// microP
module microP(
    input clk,
    input reset,
    output [7:0] imem_addr,
    input [16:0] imem_data,
    output [7:0] dmem_addr,
    output [7:0] dmem_wdata,
    output dmem_we,
    input [7:0] dmem_rdata,
    input [7:0] data_in,
    output out_we,
    output [7:0] data_out_col,
    output [7:0] data_out_addr
    );
reg [7:0] PC;
wire [7:0] PC_1 = PC + 8'd1;
assign imem_addr = PC;
reg [16:0] IR;
reg [7:0] PC_1_d;
wire RW_d, PS_d, MW_d, MA_d, MB_d, CS_d, OW_d, IE_d;
wire [2:0] DA_d, AA_d, BA_d, SH_d;
wire [1:0] MD_d, BS_d;
wire [3:0] FS_d;
instruction_decoder DEC(
    .instruction(IR),
    .RW(RW_d), .DA(DA_d), .MD(MD_d), .BS(BS_d), .PS(PS_d), .MW(MW_d),
    .FS(FS_d), .MA(MA_d), .MB(MB_d), .AA(AA_d), .BA(BA_d), .CS(CS_d),
    .SH(SH_d), .output_write_enable(OW_d), .input_enable(IE_d)
    );
wire [7:0] a_data, b_data, reg_d;
wire RW_w;
wire [2:0] DA_w;
register REGFILE(
    .clk(clk), .addr_a(AA_d), .addr_b(BA_d), .addr_d(DA_w),
    .data_in(reg_d), .wr_en(RW_w), .data_a(a_data), .data_b(b_data)
    );
wire [7:0] const_out, bus_a_d, bus_b_d;
constant_unit CONST(.IM(IR[5:0]), .CS(CS_d), .CU_out(const_out));
mux_a MUXA(.PC(PC_1_d), .a_data(a_data), .A(bus_a_d), .MA(MA_d));
mux_b MUXB(.MB(MB_d), .constantunit_out(const_out), .register_b(b_data), .mux_b_out(bus_b_d));
reg RW_e, PS_e, MW_e, OW_e, IE_e;
reg [2:0] DA_e, SH_e;
reg [1:0] MD_e, BS_e;
reg [3:0] FS_e;
reg [7:0] BUS_A, BUS_B, PC_2;
wire DHS;
datahazard HAZ(.AA(AA_d), .BA(BA_d), .DA(DA_e), .RW(RW_e), .MA(MA_d), .MB(MB_d), .DHS(DHS));
wire [7:0] F, Y;
wire C, N, V, Z;
  ...
clock: 6.34 ns
lec_check: 0
abc_area: 1
cap_margin: 20
cell_pad_in_sites_detail_placement: 1
cell_pad_in_sites_global_placement: 3
core_aspect_ratio: 1.05
core_margin: 9
core_utilization: 38
cts_cluster_diameter: 237
cts_cluster_size: 12
gpl_routability_driven: 0
gpl_timing_driven: 1
min_routing_layer: met1
setup_slack_margin: 1.17
slew_margin: 25
run.sh (not shown) runs the stock make flow with config.mk's settings and CLKGATE_MAP_FILE=.
The baseline passed the timing, design-rule and antenna checks.
Edit:
==> flow/config.mk (replaced) <==
export PLATFORM = sky130hd
export DESIGN_NAME = microP
export DESIGN_NICKNAME = microP
export VERILOG_FILES = /design/flow/design.v
export SDC_FILE = /design/flow/constraint.sdc
export NUM_CORES = 4
export LEC_CHECK = 0
export CAP_MARGIN = 20
export CORE_MARGIN = 2
export CORE_UTILIZATION = 64
export SLEW_MARGIN = 20
==> flow/constraint.sdc (replaced) <==
create_clock -name core_clock -period 2.5 [get_ports {clk}]
set_input_delay 0.5000 -clock core_clock [delete_from_list [all_inputs] [get_ports {clk}]]
set_output_delay 0.5000 -clock core_clock [all_outputs]
set_load 0.01 [all_outputs]
With this change the flow did not get past 5_1_grt.
Die area is lower by 50%.
Synthesized cell count is lower by 28%.
Area after synthesis is lower by 1.6%.


garnet:
Starting RTL as in the previous note.
Design microP, start of the top module:
module microP(
    input clk,
    input reset,
    output [7:0] imem_addr,
    input [16:0] imem_data,
    output [7:0] dmem_addr,
    output [7:0] dmem_wdata,
    output dmem_we,
    input [7:0] dmem_rdata,
    input [7:0] data_in,
    output out_we,
    output [7:0] data_out_col,
    output [7:0] data_out_addr
    );
reg [7:0] PC;
wire [7:0] PC_1 = PC + 8'd1;
assign imem_addr = PC;
reg [16:0] IR;
reg [7:0] PC_1_d;
wire RW_d, PS_d, MW_d, MA_d, MB_d, CS_d, OW_d, IE_d;
wire [2:0] DA_d, AA_d, BA_d, SH_d;
wire [1:0] MD_d, BS_d;
wire [3:0] FS_d;
instruction_decoder DEC(
    .instruction(IR),
    .RW(RW_d), .DA(DA_d), .MD(MD_d), .BS(BS_d), .PS(PS_d), .MW(MW_d),
    .FS(FS_d), .MA(MA_d), .MB(MB_d), .AA(AA_d), .BA(BA_d), .CS(CS_d),
    .SH(SH_d), .output_write_enable(OW_d), .input_enable(IE_d)
    );
wire [7:0] a_data, b_data, reg_d;
wire RW_w;
wire [2:0] DA_w;
register REGFILE(
    .clk(clk), .addr_a(AA_d), .addr_b(BA_d), .addr_d(DA_w),
  ...
clock: 2.01 ns
lec_check: 0
abc_area: 1
cap_margin: 0
core_margin: 2
core_utilization: 72
cts_cluster_diameter: 379
cts_cluster_size: 72
gpl_routability_driven: 0
place_density_lb_addon: 0.01
setup_slack_margin: 0.25
slew_margin: 40
Seen in the log of garnet: DPL-0038 during clock tree synthesis, after which the run never completed.
## Diff of input files: lagoon against garnet
==> flow/config.mk <==
export PLATFORM = sky130hd
export DESIGN_NAME = microP
export DESIGN_NICKNAME = microP
export VERILOG_FILES = /design/flow/design.v
export SDC_FILE = /design/flow/constraint.sdc
export NUM_CORES = 4
export LEC_CHECK = 0
export CAP_MARGIN = 20
export CORE_MARGIN = 2
export CORE_UTILIZATION = 40
export PLACE_DENSITY = 0.6
export SLEW_MARGIN = 20
==> flow/constraint.sdc <==
create_clock -name core_clock -period 5.0 [get_ports {clk}]
set_input_delay 1.0000 -clock core_clock [delete_from_list [all_inputs] [get_ports {clk}]]
set_output_delay 1.0000 -clock core_clock [all_outputs]
set_load 0.01 [all_outputs]
- Between lagoon and garnet, starting density of the core is higher for garnet, lagoon comes in under that.
- lagoon finished every step from synthesis to the final layout, and the layout passed the timing, design-rule and antenna checks.
- Diff lagoon and garnet: number of distinct library cells after synthesis higher in lagoon
- Per the comparison of lagoon with garnet, area enclosed by the die boundary now larger; sum of net half-perimeters after detailed placement lower; simple-gate portion of the synthesized area saw a decrease.
Input changes introduced in maple (baseline for comparison: lagoon):
diff --git a/flow/config.mk b/flow/config.mk
--- a/flow/config.mk
+++ b/flow/config.mk
@@ -11,0 +12 @@
+export SETUP_SLACK_MARGIN = 0.88
==> flow/constraint.sdc <==
create_clock -name core_clock -period 4.5 [get_ports {clk}]
set_input_delay 0.9000 -clock core_clock [delete_from_list [all_inputs] [get_ports {clk}]]
set_output_delay 0.9000 -clock core_clock [all_outputs]
set_load 0.01 [all_outputs]
Findings:
Final area, maple and lagoon: higher on maple. lagoon -> maple: setup TNS delta 0, exact match. The final reports for maple and lagoon show part of the power in combinational logic higher in the former. maple reports a higher combinational power than lagoon does. Compared with lagoon, maple shows a total power of the final layout that is 0.65 mW higher. Between maple and lagoon, the pin slew with the least headroom to its limit does not differ in any meaningful way. Sort maple and lagoon by non-clock buffer count asc -> top: lagoon. Compared to lagoon, maple leaves less free space in the core. When maple is set beside lagoon, its worst setup slack turns out to be 120 ps larger.
> inputs changed (maple -> indigo)
diff --git a/flow/config.mk b/flow/config.mk
--- a/flow/config.mk
+++ b/flow/config.mk
@@ -7,0 +8 @@
+export ABC_AREA = 1
@@ -10 +11,2 @@
-export CORE_UTILIZATION = 40
+export CORE_UTILIZATION = 72
+export CTS_CLUSTER_SIZE = 98
@@ -12 +13,0 @@
-export SETUP_SLACK_MARGIN = 0.88
==> flow/constraint.sdc <==
create_clock -name core_clock -period 3.18 [get_ports {clk}]
set_input_delay 0.6360 -clock core_clock [delete_from_list [all_inputs] [get_ports {clk}]]
set_output_delay 0.6360 -clock core_clock [all_outputs]
set_load 0.01 [all_outputs]
==> comparison <==
maple completed end to end with timing, DRC and antenna clean. Run status, indigo: aborted in global routing, error GRT-0183. Sequential cell area fraction in the yosys report delta for indigo relative to maple: 0.74 points lower. indigo against maple; placement row count is down by more than a quarter. On indigo: number of gates given a new drive strength after cts is 13% lower than what maple gave. Against maple as the reference, indigo delivers a lower post-synthesis average cell area. maple → indigo: die area now smaller, placement-stage cell area neither gained nor lost much.
Input-level comparison between violet and indigo:
diff --git a/flow/config.mk b/flow/config.mk
--- a/flow/config.mk
+++ b/flow/config.mk
@@ -11 +11,2 @@
-export CORE_UTILIZATION = 72
+export CORE_UTILIZATION = 65
+export CTS_CLUSTER_DIAMETER = 381
==> flow/constraint.sdc <==
create_clock -name core_clock -period 2.83 [get_ports {clk}]
set_input_delay 0.5660 -clock core_clock [delete_from_list [all_inputs] [get_ports {clk}]]
set_output_delay 0.5660 -clock core_clock [all_outputs]
set_load 0.01 [all_outputs]
Findings:
Seen in the log of violet: GRT-0232 during global routing, after which the run never completed. indigo -> violet: total number of H-tree levels flat. violet vs. indigo: chip height moved up; detailed placer's ending HPWL moved up; compound-cell area share of the yosys netlist level; maximum buffer depth of the clock tree level; number of cells produced by synthesis level. Between indigo and violet, the global placer's final weighted congestion is higher for indigo. On site row count: between indigo and violet, it ends up higher for violet.


microP again, from the RTL that the note above started with.
export LEC_CHECK = 0
export ABC_AREA = 0
export CAP_MARGIN = 20
export CELL_PAD_IN_SITES_DETAIL_PLACEMENT = 2
export CORE_ASPECT_RATIO = 1.52
export CORE_MARGIN = 9
export CORE_UTILIZATION = 40
export CTS_CLUSTER_DIAMETER = 23
export CTS_CLUSTER_SIZE = 35
export GPL_ROUTABILITY_DRIVEN = 0
export MAX_ROUTING_LAYER = met4
export PLACE_DENSITY = 0.6
export SETUP_SLACK_MARGIN = 0.35
export SLEW_MARGIN = 5
export TNS_END_PERCENT = 45
create_clock -name core_clock -period 3.36 [get_ports {clk}]
The first run failed in global routing (5_1_grt) with ODB-0269.
==> next run, changes <==
Settings changed: ABC_AREA 0 to not set, CELL_PAD_IN_SITES_DETAIL_PLACEMENT 2 to not set, CORE_ASPECT_RATIO 1.52 to not set, CORE_MARGIN 9 to 2, CORE_UTILIZATION 40 to 22, CTS_CLUSTER_DIAMETER 23 to not set, CTS_CLUSTER_SIZE 35 to not set, GPL_ROUTABILITY_DRIVEN 0 to not set, MAX_ROUTING_LAYER met4 to not set, SETUP_SLACK_MARGIN 0.35 to not set, SLEW_MARGIN 5 to 20, TNS_END_PERCENT 45 to not set.
Clock period 3.36 ns to 4.5 ns, I/O delays scaled along.
=> This time the run finished with timing, DRC and antenna clean. Synthesized cell count stays the same. Die size came out higher by 51%. Area after synthesis stays the same.
==> next run, changes <==
Settings changed: CORE_UTILIZATION 22 to 65, CTS_CLUSTER_SIZE set to 33, TNS_END_PERCENT set to 5.
Clock period 4.5 ns to 3.46 ns, I/O delays scaled along.
Effect: With this change the flow died in global routing (5_1_grt); die area is lower by 65%; synthesized cell count is unchanged; area after synthesis stays the same.
==> next run, changes <==
Settings changed: CORE_UTILIZATION 65 to 66, CTS_CLUSTER_SIZE 33 to not set, PLACE_DENSITY 0.6 to not set, TNS_END_PERCENT 5 to not set.
Clock period 3.46 ns to 3.63 ns, I/O delays scaled along.
After rerunning: With this change the flow completed and failed the layout checks on negative setup slack. Die area falls by about 1.5%. Synthesized cell count does not change. Synthesized area stays the same.


== trial 89 ==
Starting RTL as in the previous note.
clock: 3.63 ns
lec_check: 0
cap_margin: 20
core_margin: 2
core_utilization: 68
cts_cluster_diameter: 79
cts_cluster_size: 36
slew_margin: 20
Trial 89: it failed during global routing, and the tool reported GRT-0232.
Relative to trial 89, the following input files were edited for build 83:
# trial 89
export LEC_CHECK = 0
export CAP_MARGIN = 20
export CORE_MARGIN = 2
export CORE_UTILIZATION = 68
export CTS_CLUSTER_DIAMETER = 79
export CTS_CLUSTER_SIZE = 36
export SLEW_MARGIN = 20
create_clock -name core_clock -period 3.63 [get_ports {clk}]
# build 83
export LEC_CHECK = 0
export CAP_MARGIN = 20
export CORE_MARGIN = 2
export CORE_UTILIZATION = 68
export CTS_CLUSTER_DIAMETER = 224
export CTS_CLUSTER_SIZE = 37
export SETUP_SLACK_MARGIN = -0.26
export SLEW_MARGIN = 20
create_clock -name core_clock -period 3.51 [get_ports {clk}]
--- outcome ---
Flow for build 83 halted at global routing, error code GRT-0232.
Build 83 -> trial 89: count of library flops with an enable pin delta 0, exact match
Relative to trial 89, number of gates resized after CTS has decreased by 10 in build 83.
Comparing build 83 against trial 89, there is no change at all in post-CTS repair timing setup buffer count.
Diff trial 89 -> build 83: number of input and output port buffers inserted was more or less identical, area figure in the yosys stat output about even.


== JK ==
microP again, from the RTL that the note above started with.
## microP
module microP(
    input clk,
    input reset,
    output [7:0] imem_addr,
    input [16:0] imem_data,
    output [7:0] dmem_addr,
    output [7:0] dmem_wdata,
    output dmem_we,
    input [7:0] dmem_rdata,
    input [7:0] data_in,
    output out_we,
    output [7:0] data_out_col,
    output [7:0] data_out_addr
    );
reg [7:0] PC;
wire [7:0] PC_1 = PC + 8'd1;
assign imem_addr = PC;
reg [16:0] IR;
reg [7:0] PC_1_d;
wire RW_d, PS_d, MW_d, MA_d, MB_d, CS_d, OW_d, IE_d;
wire [2:0] DA_d, AA_d, BA_d, SH_d;
wire [1:0] MD_d, BS_d;
wire [3:0] FS_d;
instruction_decoder DEC(
    .instruction(IR),
    .RW(RW_d), .DA(DA_d), .MD(MD_d), .BS(BS_d), .PS(PS_d), .MW(MW_d),
    .FS(FS_d), .MA(MA_d), .MB(MB_d), .AA(AA_d), .BA(BA_d), .CS(CS_d),
    .SH(SH_d), .output_write_enable(OW_d), .input_enable(IE_d)
    );
wire [7:0] a_data, b_data, reg_d;
wire RW_w;
wire [2:0] DA_w;
register REGFILE(
    .clk(clk), .addr_a(AA_d), .addr_b(BA_d), .addr_d(DA_w),
    .data_in(reg_d), .wr_en(RW_w), .data_a(a_data), .data_b(b_data)
    );
wire [7:0] const_out, bus_a_d, bus_b_d;
constant_unit CONST(.IM(IR[5:0]), .CS(CS_d), .CU_out(const_out));
mux_a MUXA(.PC(PC_1_d), .a_data(a_data), .A(bus_a_d), .MA(MA_d));
mux_b MUXB(.MB(MB_d), .constantunit_out(const_out), .register_b(b_data), .mux_b_out(bus_b_d));
reg RW_e, PS_e, MW_e, OW_e, IE_e;
reg [2:0] DA_e, SH_e;
reg [1:0] MD_e, BS_e;
reg [3:0] FS_e;
reg [7:0] BUS_A, BUS_B, PC_2;
wire DHS;
datahazard HAZ(.AA(AA_d), .BA(BA_d), .DA(DA_e), .RW(RW_e), .MA(MA_d), .MB(MB_d), .DHS(DHS));
wire [7:0] F, Y;
wire C, N, V, Z;
  ...
make LEC_CHECK=0 ABC_AREA=0 CAP_MARGIN=25 CELL_PAD_IN_SITES_DETAIL_PLACEMENT=0 CELL_PAD_IN_SITES_GLOBAL_PLACEMENT=1 CORE_MARGIN=3 CORE_UTILIZATION=38 CTS_CLUSTER_DIAMETER=350 GPL_ROUTABILITY_DRIVEN=1 HOLD_SLACK_MARGIN=0.05 MAX_ROUTING_LAYER=met5 MIN_ROUTING_LAYER=met1 SLEW_MARGIN=15 TNS_END_PERCENT=80 finish   # period 5.82 ns
#### Input delta (MS over JK)
# JK
export LEC_CHECK = 0
export ABC_AREA = 0
export CAP_MARGIN = 25
export CELL_PAD_IN_SITES_DETAIL_PLACEMENT = 0
export CELL_PAD_IN_SITES_GLOBAL_PLACEMENT = 1
export CORE_MARGIN = 3
export CORE_UTILIZATION = 38
export CTS_CLUSTER_DIAMETER = 350
export GPL_ROUTABILITY_DRIVEN = 1
export HOLD_SLACK_MARGIN = 0.05
export MAX_ROUTING_LAYER = met5
export MIN_ROUTING_LAYER = met1
export SLEW_MARGIN = 15
export TNS_END_PERCENT = 80
create_clock -name core_clock -period 5.82 [get_ports {clk}]
# MS
export LEC_CHECK = 0
export ABC_AREA = 0
export CAP_MARGIN = 25
export CELL_PAD_IN_SITES_GLOBAL_PLACEMENT = 1
export CORE_MARGIN = 7
export CORE_UTILIZATION = 30
export CTS_CLUSTER_DIAMETER = 346
export CTS_CLUSTER_SIZE = 88
export MAX_ROUTING_LAYER = met4
export MIN_ROUTING_LAYER = met1
export PLACE_DENSITY = 0.59
export SLEW_MARGIN = 15
export TNS_END_PERCENT = 20
create_clock -name core_clock -period 5.23 [get_ports {clk}]
## What came out
- On area occupied by multi-input gates, MS tracks JK almost exactly.
- Re clock tree buffer count of the final layout: JK was lower than MS.
- The endpoint of the worst setup timing path comes out REGFILE.memblk[4][5]$_DFFE_NP_ in one run and REGFILE.memblk[4][1]$_DFFE_NP_ in the other, namely in MS and JK respectively.
- MS did not stop at any stage, and its layout met the timing, design-rule and antenna checks.
- Die size of MS exceeds that of JK by more than a quarter.
- The half-perimeter wire length of the detailed placement result reported for MS is greater than that of JK by about 4.5%.
- Measured against JK, the final cell count of MS comes out at 1.06 times the reference value.
- MS vs. JK: insertion delay to the later sink of the worst-skew pair went down by 20 ps.
diff inputs: MS => AL
# MS
export LEC_CHECK = 0
export ABC_AREA = 0
export CAP_MARGIN = 25
export CELL_PAD_IN_SITES_GLOBAL_PLACEMENT = 1
export CORE_MARGIN = 7
export CORE_UTILIZATION = 30
export CTS_CLUSTER_DIAMETER = 346
export CTS_CLUSTER_SIZE = 88
export MAX_ROUTING_LAYER = met4
export MIN_ROUTING_LAYER = met1
export PLACE_DENSITY = 0.59
export SLEW_MARGIN = 15
export TNS_END_PERCENT = 20
create_clock -name core_clock -period 5.23 [get_ports {clk}]
# AL
export LEC_CHECK = 0
export ABC_AREA = 0
export CAP_MARGIN = 25
export CELL_PAD_IN_SITES_GLOBAL_PLACEMENT = 0
export CORE_MARGIN = 7
export CORE_UTILIZATION = 70
export CTS_CLUSTER_DIAMETER = 346
export CTS_CLUSTER_SIZE = 88
export MAX_ROUTING_LAYER = met4
export MIN_ROUTING_LAYER = met1
export PLACE_DENSITY_LB_ADDON = 0.3
export SETUP_SLACK_MARGIN = 0.64
export SLEW_MARGIN = 15
export TNS_END_PERCENT = 20
create_clock -name core_clock -period 5.23 [get_ports {clk}]
==> comparison <==
- AL: full flow OK, the timing, design-rule and antenna checks passed
- Pre-placement core utilization ended up 42 points higher on AL than on MS.
- Core region area: AL vs MS down about 60%
- Power in combinational cells: MS and AL compared, lower one is MS
- Ratio of total power to cell area grows by a little under 10% when moving from MS to AL.
- From MS to AL the numbers moved as follows: met3 layer wire length in the routed design went up 500%; wire length of the first global-routing pass up 24%; layout-stage area growth over the synthesis result decreased 3.3 points; total power now sits higher; number of antenna violations at the first check in global routing rose 1.
diff inputs: AL => TR
# AL
export LEC_CHECK = 0
export ABC_AREA = 0
export CAP_MARGIN = 25
export CELL_PAD_IN_SITES_GLOBAL_PLACEMENT = 0
export CORE_MARGIN = 7
export CORE_UTILIZATION = 70
export CTS_CLUSTER_DIAMETER = 346
export CTS_CLUSTER_SIZE = 88
export MAX_ROUTING_LAYER = met4
export MIN_ROUTING_LAYER = met1
export PLACE_DENSITY_LB_ADDON = 0.3
export SETUP_SLACK_MARGIN = 0.64
export SLEW_MARGIN = 15
export TNS_END_PERCENT = 20
create_clock -name core_clock -period 5.23 [get_ports {clk}]
# TR
export LEC_CHECK = 0
export ABC_AREA = 0
export CAP_MARGIN = 25
export CELL_PAD_IN_SITES_GLOBAL_PLACEMENT = 0
export CORE_MARGIN = 2
export CORE_UTILIZATION = 69
export CTS_CLUSTER_SIZE = 33
export MAX_ROUTING_LAYER = met4
export MIN_ROUTING_LAYER = met1
export PLACE_DENSITY = 0.59
export SLEW_MARGIN = 15
export TNS_END_PERCENT = 80
create_clock -name core_clock -period 3.71 [get_ports {clk}]
Status(TR) = ERROR, stage = 5_1_grt
Diff AL -> TR: post-synthesis sequential area ratio held; cell count after synthesis closely matched the old numbers; floorplan core area rose by 3.2%; placement-stage worst setup slack shows a reduction of 420 ps; final HPWL from detailed placement now sits higher.
Summary of TR over AL: number of post-CTS setup repair buffers went down 1; deepest level of the CTS H-tree held; post-detailed-placement cell area went up 730 um2; placement row count went up 2.4%.
TR ends up with lower area of the chip than AL does.
Inputs modified between TR and PW:
# TR
export LEC_CHECK = 0
export ABC_AREA = 0
export CAP_MARGIN = 25
export CELL_PAD_IN_SITES_GLOBAL_PLACEMENT = 0
export CORE_MARGIN = 2
export CORE_UTILIZATION = 69
export CTS_CLUSTER_SIZE = 33
export MAX_ROUTING_LAYER = met4
export MIN_ROUTING_LAYER = met1
export PLACE_DENSITY = 0.59
export SLEW_MARGIN = 15
export TNS_END_PERCENT = 80
create_clock -name core_clock -period 3.71 [get_ports {clk}]
# PW
export LEC_CHECK = 0
export ABC_AREA = 0
export CAP_MARGIN = 20
export CELL_PAD_IN_SITES_GLOBAL_PLACEMENT = 0
export CORE_MARGIN = 2
export CORE_UTILIZATION = 72
export MAX_ROUTING_LAYER = met4
export MIN_ROUTING_LAYER = met1
export PLACE_DENSITY_LB_ADDON = 0.0
export SETUP_SLACK_MARGIN = 0.55
export SLEW_MARGIN = 15
export TNS_END_PERCENT = 80
create_clock -name core_clock -period 1.86 [get_ports {clk}]
Results
- PW did not make it past 4_1_cts, where a tool error ended it.
- Die extent in x sits lower in PW than in TR.
- Number of cells produced by synthesis: TR vs PW identical
- Diff TR..PW | synthesized area | unchanged
- Of the two candidates, TR has the worse placeable core area and PW the better one.
- PW has die span in y below what TR had.
- Of TR and PW, the higher cell area after placement belongs to PW.
- Die area is higher on TR
- Note that the number of placed instances, taps included recorded for PW amounts to 1.09 times the value seen in TR.
- The final weighted congestion of routability-driven global placement in PW sits 0.17 above the value recorded for TR.
Power figures rest on the tool's default switching activity, not on a simulated workload.
